==> job 1246 <==
==> flow/design.v (excerpt) <==
module mips_single_cycle 
(rst, clk, inst_adr, inst, data_adr, data_in,
 data_out, mem_read, mem_write);
  input rst, clk;
  output [31:0] inst_adr;
  input  [31:0] inst;
  output [31:0] data_adr;
  input  [31:0] data_in;
  output [31:0] data_out;
  output mem_read, mem_write;
  wire reg_dst, mem_to_reg, alu_src,
   pc_src, reg_write, zero,jalSel,wRsel,jSel,pcSel;
  wire [2:0] alu_ctrl;
  datapath DP(  
    clk, rst, inst_adr, inst, data_adr,
    data_out, data_in ,reg_dst, mem_to_reg, alu_src, 
    pc_src, alu_ctrl, reg_write,
    zero, jalSel, wRsel, jSel, pcSel
            );
  controller CU(  
    inst[31:26], inst[5:0], zero, reg_dst,
     mem_to_reg, reg_write, alu_src,
      mem_read, mem_write, pc_src, alu_ctrl,
       jSel, wRsel, jalSel, pcSel
                );
endmodule
clock: 6.18 ns
lec_check: 0
abc_area: 1
cap_margin: 20
core_margin: 2
core_utilization: 70
slew_margin: 20
run.sh (not shown) runs the stock make flow with config.mk's settings and CLKGATE_MAP_FILE=.
==> inputs of job 4520, as changes to job 1246 <==
- ABC_AREA: 1 -> 0
- CAP_MARGIN: 20 -> 25
- CELL_PAD_IN_SITES_DETAIL_PLACEMENT: default -> 0
- CORE_UTILIZATION: 70 -> 62
- CTS_CLUSTER_DIAMETER: default -> 23
- CTS_CLUSTER_SIZE: default -> 81
- GPL_ROUTABILITY_DRIVEN: default -> 0
- GPL_TIMING_DRIVEN: default -> 0
- MAX_ROUTING_LAYER: default -> met5
- PLACE_DENSITY_LB_ADDON: default -> 0.01
==> flow/constraint.sdc (replaced) <==
create_clock -name core_clock -period 13.4 [get_ports {clk}]
set_input_delay 2.6800 -clock core_clock [delete_from_list [all_inputs] [get_ports {clk}]]
set_output_delay 2.6800 -clock core_clock [all_outputs]
set_load 0.01 [all_outputs]
==> results <==
	job 1246	job 4520
Status	stopped before the end	finished with violations
Stage where the flow stopped	global routing	-
Reasons for failing layout checks	-	setup timing
Post-placement cell area	0.0736 mm²	0.0660 mm²
Worst slack at placement	-0.767 ns	-1.03 ns
Core Area	0.0919 mm²	0.0983 mm²
Synthesized netlist cell count	8,259	4,811
Count of standard-cell rows	111	115
Area share of the largest cell type after synthesis	0.473	0.500
Synth Area in Simple Gates	0.236	0.109
Number of port buffers	163	152
Cell area after synthesis	0.0651 mm²	0.0615 mm²
Estimated wirelength of the detail-placed design	187,000 µm	193,000 µm
Yosys stat cell total	8,259	4,811
Sequential-to-total area share from yosys stat	0.482	0.511
Cell resize tally after clock tree synthesis	474	25
Yosys chip area	0.0651 mm²	0.0615 mm²

* * *

==> inputs of run M <==
mips_single_cycle again, from the RTL that the note above started with.
Settings: LEC_CHECK=0, CAP_MARGIN=20, CORE_MARGIN=2, CORE_UTILIZATION=66, MAX_ROUTING_LAYER=met4, SETUP_SLACK_MARGIN=-0.45, SLEW_MARGIN=20; clock period 5.99 ns.
==> inputs of run D, as changes to run M <==
CORE_UTILIZATION = 65   (was 66)
MAX_ROUTING_LAYER = not set   (was met4)
SETUP_SLACK_MARGIN = not set   (was -0.45)
==> flow/constraint.sdc (replaced) <==
create_clock -name core_clock -period 8.95 [get_ports {clk}]
set_input_delay 1.7900 -clock core_clock [delete_from_list [all_inputs] [get_ports {clk}]]
set_output_delay 1.7900 -clock core_clock [all_outputs]
set_load 0.01 [all_outputs]
==> inputs of run K, as changes to run M <==
CORE_UTILIZATION = 61   (was 66)
SETUP_SLACK_MARGIN = 1.57   (was -0.45)
==> inputs of run B, as changes to run M <==
CTS_CLUSTER_SIZE = 38   (was not set)
HOLD_SLACK_MARGIN = 0.29   (was not set)
SETUP_SLACK_MARGIN = 2.05   (was -0.45)
==> flow/constraint.sdc (replaced) <==
create_clock -name core_clock -period 8.79 [get_ports {clk}]
set_input_delay 1.7580 -clock core_clock [delete_from_list [all_inputs] [get_ports {clk}]]
set_output_delay 1.7580 -clock core_clock [all_outputs]
set_load 0.01 [all_outputs]
==> results <==
Run B finished clean. Run M did not get past global routing (5_1_grt) with GRT-0232. Run K completed and failed the layout checks on setup timing. Run D produced a layout that fails on setup timing.
The highest utilization belongs to run B, the lowest to run D.
In die size, run B and run M do not differ.
The highest register-to-register slack belongs to run D, the lowest to run K.
The lowest final cell count belongs to run D, the highest to run K.
First-iteration DRC count: run K < run D < run B.
The highest wire length belongs to run B, the lowest to run K.
